// brain_m
module brain_m(clk, rst, distance, mode, start, E, color, OE, shape);
	input clk, rst, mode, start, E;
	input [6:0] distance;
	output color, OE;
	output [4:0] shape;
	wire [99:0] W1;
	wire W2, W3, W8, W13, W14, 
		  W15, W16, W17, W18, W19, 
		  W20, W21, W22, W23, W24, 
		  W25, W26, W27, W28, W29, 
		  W30, W31;
	wire [6:0] W4, W5;
	wire [11:0] W6, W51, W52, W53, 
					W54, W55, W56, W57, 
					W58, W59, W60, W61, 
					W62, W63, W64, W65, 
					W66, W67, W68, W69, 
					W11, W12;
	wire [4:0] W7, W32, W33, W34, W35, 
				  W36, W37, W38, W39, W40, 
				  W41, W42, W43, W44, W45, 
				  W46, W47, W48, W49, W50, 
				  W9, W10;
	sensory_neuron s1(clk, rst, distance, 7'b0000010, start, W1[0]);
	sensory_neuron s2(clk, rst, distance, 7'b0000011, start, W1[1]);
	sensory_neuron s3(clk, rst, distance, 7'b0000100, start, W1[2]);
	sensory_neuron s4(clk, rst, distance, 7'b0000101, start, W1[3]);
	sensory_neuron s5(clk, rst, distance, 7'b0000110, start, W1[4]);
	sensory_neuron s6(clk, rst, distance, 7'b0000111, start, W1[5]);
	sensory_neuron s7(clk, rst, distance, 7'b0001000, start, W1[6]);
	sensory_neuron s8(clk, rst, distance, 7'b0001001, start, W1[7]);
	sensory_neuron s9(clk, rst, distance, 7'b0001010, start, W1[8]);
	sensory_neuron s10(clk, rst, distance, 7'b0001011, start, W1[9]);
	sensory_neuron s11(clk, rst, distance, 7'b0001100, start, W1[10]);
	sensory_neuron s12(clk, rst, distance, 7'b0001101, start, W1[11]);
	sensory_neuron s13(clk, rst, distance, 7'b0001110, start, W1[12]);
	sensory_neuron s14(clk, rst, distance, 7'b0001111, start, W1[13]);
	sensory_neuron s15(clk, rst, distance, 7'b0010000, start, W1[14]);
	sensory_neuron s16(clk, rst, distance, 7'b0010001, start, W1[15]);
	sensory_neuron s17(clk, rst, distance, 7'b0010010, start, W1[16]);
	sensory_neuron s18(clk, rst, distance, 7'b0010011, start, W1[17]);
	sensory_neuron s19(clk, rst, distance, 7'b0010100, start, W1[18]);
	sensory_neuron s20(clk, rst, distance, 7'b0010101, start, W1[19]);
	sensory_neuron s21(clk, rst, distance, 7'b0010110, start, W1[20]);
	sensory_neuron s22(clk, rst, distance, 7'b0010111, start, W1[21]);
	sensory_neuron s23(clk, rst, distance, 7'b0011000, start, W1[22]);
  ...
Settings: LEC_CHECK=0, CAP_MARGIN=15, CORE_MARGIN=2, CORE_UTILIZATION=72, CTS_CLUSTER_DIAMETER=363, CTS_CLUSTER_SIZE=25, HOLD_SLACK_MARGIN=0.29, PLACE_DENSITY_LB_ADDON=0.0, SETUP_SLACK_MARGIN=-0.2, SLEW_MARGIN=20, TNS_END_PERCENT=10; clock period 3.67 ns.
run.sh (not shown) runs the stock make flow with config.mk's settings and CLKGATE_MAP_FILE=.
The first run finished with negative setup slack left.
Change:
==> flow/config.mk (replaced) <==
export PLATFORM = sky130hd
export DESIGN_NAME = brain_m
export DESIGN_NICKNAME = brain_m
export VERILOG_FILES = /design/flow/design.v
export SDC_FILE = /design/flow/constraint.sdc
export NUM_CORES = 4
export LEC_CHECK = 0
export CAP_MARGIN = 20
export CORE_MARGIN = 2
export CORE_UTILIZATION = 70
export PLACE_DENSITY_LB_ADDON = 0.0
export SETUP_SLACK_MARGIN = 1.38
export SLEW_MARGIN = 20
==> flow/constraint.sdc (replaced) <==
create_clock -name core_clock -period 5.59 [get_ports {clk}]
set_input_delay 1.1180 -clock core_clock [delete_from_list [all_inputs] [get_ports {clk}]]
set_output_delay 1.1180 -clock core_clock [all_outputs]
set_load 0.01 [all_outputs]
Now the flow completed with no timing, DRC or antenna violations.
Die size climbs by a few percent.
Synthesized area does not change.
Flip-flop count stays the same.
Cell count grows by a few percent.
Sequential share of layout area came out lower by 1.9 points.
Critical path depth went up by 1.
Routed wire length rose by a few percent.
Change:
--- a/flow/config.mk
+++ b/flow/config.mk
@@ -9,5 +9,4 @@
 export CORE_MARGIN = 2
-export CORE_UTILIZATION = 70
-export PLACE_DENSITY_LB_ADDON = 0.0
-export SETUP_SLACK_MARGIN = 1.38
+export CORE_UTILIZATION = 40
+export PLACE_DENSITY = 0.6
 export SLEW_MARGIN = 20
==> flow/constraint.sdc (replaced) <==
create_clock -name core_clock -period 9.74 [get_ports {clk}]
set_input_delay 1.9480 -clock core_clock [delete_from_list [all_inputs] [get_ports {clk}]]
set_output_delay 1.9480 -clock core_clock [all_outputs]
set_load 0.01 [all_outputs]
What happened:
- setup slack gains 2.2 ns
- final cell count climbs by 12%
- utilization drops by 33 points
- first-iteration DRC count drops by 20%
- routed wire length drops by 1.9%
Change:
--- a/flow/config.mk
+++ b/flow/config.mk
@@ -9,4 +9,4 @@
 export CORE_MARGIN = 2
-export CORE_UTILIZATION = 40
-export PLACE_DENSITY = 0.6
+export CORE_UTILIZATION = 72
+export PLACE_DENSITY_LB_ADDON = 0.01
 export SLEW_MARGIN = 20
==> flow/constraint.sdc (replaced) <==
create_clock -name core_clock -period 4.02 [get_ports {clk}]
set_input_delay 0.8040 -clock core_clock [delete_from_list [all_inputs] [get_ports {clk}]]
set_output_delay 0.8040 -clock core_clock [all_outputs]
set_load 0.01 [all_outputs]
Outcome:
- Now the flow produced a layout that fails on negative setup slack
- cell count is lower by 10%
- count of clock-buffer cells in the layout is lower by 102
- global-route usage is higher by 17 points
- worst setup slack got worse by 3.4 ns
- final area is lower by about 0.9%
- worst hold slack got worse by 0.11 ns
- total power is higher by about 130%
- wire length is higher by about 3.6%
- sequential power is higher by about 140%
- die size is lower by 44%

---

== the reference run ==
Starting RTL as in the previous note.
// brain_m
module brain_m(clk, rst, distance, mode, start, E, color, OE, shape);
export LEC_CHECK = 0
export ABC_AREA = 1
export CAP_MARGIN = 20
export CELL_PAD_IN_SITES_GLOBAL_PLACEMENT = 0
export CORE_MARGIN = 2
export CORE_UTILIZATION = 26
export CTS_CLUSTER_DIAMETER = 54
export GPL_ROUTABILITY_DRIVEN = 0
export GPL_TIMING_DRIVEN = 0
export MAX_ROUTING_LAYER = met4
export MIN_ROUTING_LAYER = met1
export SETUP_SLACK_MARGIN = 0.06
export SLEW_MARGIN = 25
create_clock -name core_clock -period 5.54 [get_ports {clk}]
The reference run: flow completed, timing, DRC and antenna clean
Relative to the reference run, the following input files were edited for the trial run:
# the reference run
export LEC_CHECK = 0
export ABC_AREA = 1
export CAP_MARGIN = 20
export CELL_PAD_IN_SITES_GLOBAL_PLACEMENT = 0
export CORE_MARGIN = 2
export CORE_UTILIZATION = 26
export CTS_CLUSTER_DIAMETER = 54
export GPL_ROUTABILITY_DRIVEN = 0
export GPL_TIMING_DRIVEN = 0
export MAX_ROUTING_LAYER = met4
export MIN_ROUTING_LAYER = met1
export SETUP_SLACK_MARGIN = 0.06
export SLEW_MARGIN = 25
create_clock -name core_clock -period 5.54 [get_ports {clk}]
# the trial run
export LEC_CHECK = 0
export CAP_MARGIN = 20
export CORE_MARGIN = 2
export CORE_UTILIZATION = 58
export PLACE_DENSITY = 0.6
export SLEW_MARGIN = 20
create_clock -name core_clock -period 4.05 [get_ports {clk}]
Results
The trial run vs the reference run — met3 usage rose 0.41 points.
The trial run vs the reference run on mux cell area share after synthesis: the trial run is the higher one.
Looking at synthesis-to-layout area growth across the trial run and the reference run, the one that comes out lower is the trial run.
Of the two values seen for cell with the largest stage delay on the worst path, mux4_2 was produced by the trial run and clkbuf_1 by the reference run.
Going from the reference run to the trial run, the net count reported at finish was found to have gone down by 2,964.
The trial run went all the way through synthesis, placement and routing and the layout is clean on timing, DRC and antenna.
Compared with the reference run, in the trial run setup slack now sits lower; total power after layout increased by 28% relative to the old numbers.

---

brain_m again, from the RTL that the note above started with.
clock: 3.9 ns
lec_check: 0
cap_margin: 20
cell_pad_in_sites_global_placement: 0
core_margin: 2
core_utilization: 72
cts_cluster_diameter: 54
hold_slack_margin: 0.28
place_density_lb_addon: 0.01
setup_slack_margin: 1.02
slew_margin: 25
The starting point produced a layout that fails on setup timing.
==> next run, changes <==
Settings changed: CELL_PAD_IN_SITES_GLOBAL_PLACEMENT 0 to default, CORE_UTILIZATION 72 to 63, CTS_CLUSTER_DIAMETER 54 to default, HOLD_SLACK_MARGIN 0.28 to default, PLACE_DENSITY_LB_ADDON 0.01 to default, SETUP_SLACK_MARGIN 1.02 to default, SLEW_MARGIN 25 to 20.
Clock period 3.9 ns to 4.58 ns, I/O delays scaled along.
Effect:
- With this change the flow ran to the end with violations: antenna rules
- wire length fell by 13%
- sequential power fell by 15%
- first-iteration DRC count fell by 30%

---

maple:
brain_m again, from the RTL that the note above started with.
clock: 5.26 ns
lec_check: 0
abc_area: 0
cap_margin: 20
cell_pad_in_sites_global_placement: 0
core_margin: 2
core_utilization: 72
cts_cluster_diameter: 381
hold_slack_margin: 0.28
place_density_lb_addon: 0.08
setup_slack_margin: 1.52
slew_margin: 25
Both conditions hold for maple: the flow ran to the end and the final layout passed the timing, design-rule and antenna checks.
Relative to maple, the following input files were edited for cedar:
==> flow/config.mk <==
export PLATFORM = sky130hd
export DESIGN_NAME = brain_m
export DESIGN_NICKNAME = brain_m
export VERILOG_FILES = /design/flow/design.v
export SDC_FILE = /design/flow/constraint.sdc
export NUM_CORES = 4
export LEC_CHECK = 0
export CAP_MARGIN = 15
export CELL_PAD_IN_SITES_GLOBAL_PLACEMENT = 0
export CORE_MARGIN = 2
export CORE_UTILIZATION = 72
export CTS_CLUSTER_DIAMETER = 390
export PLACE_DENSITY_LB_ADDON = 0.0
export SETUP_SLACK_MARGIN = -0.12
export SLEW_MARGIN = 25
export TNS_END_PERCENT = 5
==> flow/constraint.sdc <==
create_clock -name core_clock -period 3.71 [get_ports {clk}]
set_input_delay 0.7420 -clock core_clock [delete_from_list [all_inputs] [get_ports {clk}]]
set_output_delay 0.7420 -clock core_clock [all_outputs]
set_load 0.01 [all_outputs]
==> comparison <==
STATUS run=cedar STAGES=ALL_DONE FINAL_CHECKS=FAILED CAUSE=negative setup slack
Power in cedar vs maple: up 19 mW
Per the comparison of cedar with maple, worst stage delay on the critical path now smaller, routed wire length on met3 has decreased.
Sort cedar and maple by routed wire length, ascending, and cedar comes first.
Total of clock buffers placed in the layout: cedar and maple compared, higher one is cedar
cedar vs maple — layout net count climbed slightly
Edits applied to the flow inputs when going from cedar to fjord:
diff --git a/flow/config.mk b/flow/config.mk
--- a/flow/config.mk
+++ b/flow/config.mk
@@ -7,3 +7,3 @@
 export LEC_CHECK = 0
-export CAP_MARGIN = 15
+export CAP_MARGIN = 20
 export CELL_PAD_IN_SITES_GLOBAL_PLACEMENT = 0
@@ -12,5 +12,5 @@
 export CTS_CLUSTER_DIAMETER = 390
+export HOLD_SLACK_MARGIN = 0.28
 export PLACE_DENSITY_LB_ADDON = 0.0
-export SETUP_SLACK_MARGIN = -0.12
+export SETUP_SLACK_MARGIN = 1.3
 export SLEW_MARGIN = 25
-export TNS_END_PERCENT = 5
==> flow/constraint.sdc <==
create_clock -name core_clock -period 4.78 [get_ports {clk}]
set_input_delay 0.9560 -clock core_clock [delete_from_list [all_inputs] [get_ports {clk}]]
set_output_delay 0.9560 -clock core_clock [all_outputs]
set_load 0.01 [all_outputs]
==> results <==
- fjord finished all stages; the layout is clean.
- The run showing the greater fraction of standard cell area in multi-input logic is fjord.
- Compared with cedar, fjord shows a register share of the cell area that is 0.22 points higher.
- Setup slack in fjord vs cedar: up 0.78 ns
- When fjord is measured against cedar, its number of buffers inserted to repair setup after CTS turns out about 65% higher.
- cedar vs fjord, timing endpoint of the critical path: shape[4] vs shape[3]
### fjord -> indigo
diff --git a/flow/config.mk b/flow/config.mk
--- a/flow/config.mk
+++ b/flow/config.mk
@@ -7,2 +7,3 @@
 export LEC_CHECK = 0
+export ABC_AREA = 1
 export CAP_MARGIN = 20
@@ -11,5 +12,5 @@
 export CORE_UTILIZATION = 72
-export CTS_CLUSTER_DIAMETER = 390
+export CTS_CLUSTER_DIAMETER = 54
 export HOLD_SLACK_MARGIN = 0.28
-export PLACE_DENSITY_LB_ADDON = 0.0
+export PLACE_DENSITY_LB_ADDON = 0.08
 export SETUP_SLACK_MARGIN = 1.3
==> flow/constraint.sdc <==
create_clock -name core_clock -period 5.26 [get_ports {clk}]
set_input_delay 1.0520 -clock core_clock [delete_from_list [all_inputs] [get_ports {clk}]]
set_output_delay 1.0520 -clock core_clock [all_outputs]
set_load 0.01 [all_outputs]
Findings:
Relative to fjord, the number of inverters outside the clock class in the layout of indigo is higher by 310%. Per the comparison of indigo with fjord, final critical-path setup slack grew by 0.81 ns; sequential share of layout area shrank by 0.51 points; total routed wirelength grew by about 3%; clock transition at the registers of the reported paths held steady. The top logic cell family in the synthesized netlist comes out simple AND/OR/NAND/NOR gates in one run and AND-OR/OR-AND gates in the other, namely in fjord and indigo respectively. fjord -> indigo: total die size increased slightly. fjord ended up with met5 as its highest signal layer in the routed design; indigo ended up with met4. Proportion of total power due to net switching: indigo vs fjord, no meaningful difference. From fjord to indigo the numbers moved as follows: hold slack decreased by 0.011 ns relative to the old numbers; wire length of the first global-routing pass went up.
Setup changes, indigo to lagoon
diff --git a/flow/config.mk b/flow/config.mk
--- a/flow/config.mk
+++ b/flow/config.mk
@@ -7,3 +7,2 @@
 export LEC_CHECK = 0
-export ABC_AREA = 1
 export CAP_MARGIN = 20
@@ -14,3 +13,3 @@
 export HOLD_SLACK_MARGIN = 0.28
-export PLACE_DENSITY_LB_ADDON = 0.08
+export PLACE_DENSITY_LB_ADDON = 0.0
 export SETUP_SLACK_MARGIN = 1.3
==> flow/constraint.sdc <==
create_clock -name core_clock -period 4.42 [get_ports {clk}]
set_input_delay 0.8840 -clock core_clock [delete_from_list [all_inputs] [get_ports {clk}]]
set_output_delay 0.8840 -clock core_clock [all_outputs]
set_load 0.01 [all_outputs]
## What came out
Status lagoon: flow complete, layout not clean - max-capacitance violations, max-slew violations
The run showing the greater number of standard cells reported by yosys is indigo.
Global-route usage sits lower in lagoon than in indigo.
Delta (lagoon minus indigo): cell-internal power increased about 20%, number of multi-input logic gates decreased 15%, total routed wirelength increased 1.4%, cell area increased about 1.4%.
Input-level comparison between ember and lagoon:
==> flow/config.mk <==
export PLATFORM = sky130hd
export DESIGN_NAME = brain_m
export DESIGN_NICKNAME = brain_m
export VERILOG_FILES = /design/flow/design.v
export SDC_FILE = /design/flow/constraint.sdc
export NUM_CORES = 4
export LEC_CHECK = 0
export CAP_MARGIN = 20
export CORE_MARGIN = 2
export CORE_UTILIZATION = 72
export SETUP_SLACK_MARGIN = -0.24
export SLEW_MARGIN = 20
==> flow/constraint.sdc <==
create_clock -name core_clock -period 3.7 [get_ports {clk}]
set_input_delay 0.7400 -clock core_clock [delete_from_list [all_inputs] [get_ports {clk}]]
set_output_delay 0.7400 -clock core_clock [all_outputs]
set_load 0.01 [all_outputs]
Notes after the runs:
ember finished all stages; however, its layout fails the closing checks, the failures being negative setup slack. When the final numbers for lagoon and ember were put side by side, the global routing met3 resource utilization turned out to be smaller in ember. Per the comparison of ember with lagoon, fraction of standard cell area in multi-input logic fell by 1.0 points, area of placed instances higher.
No activity file was given, so power comes from the tool's default toggle rates.
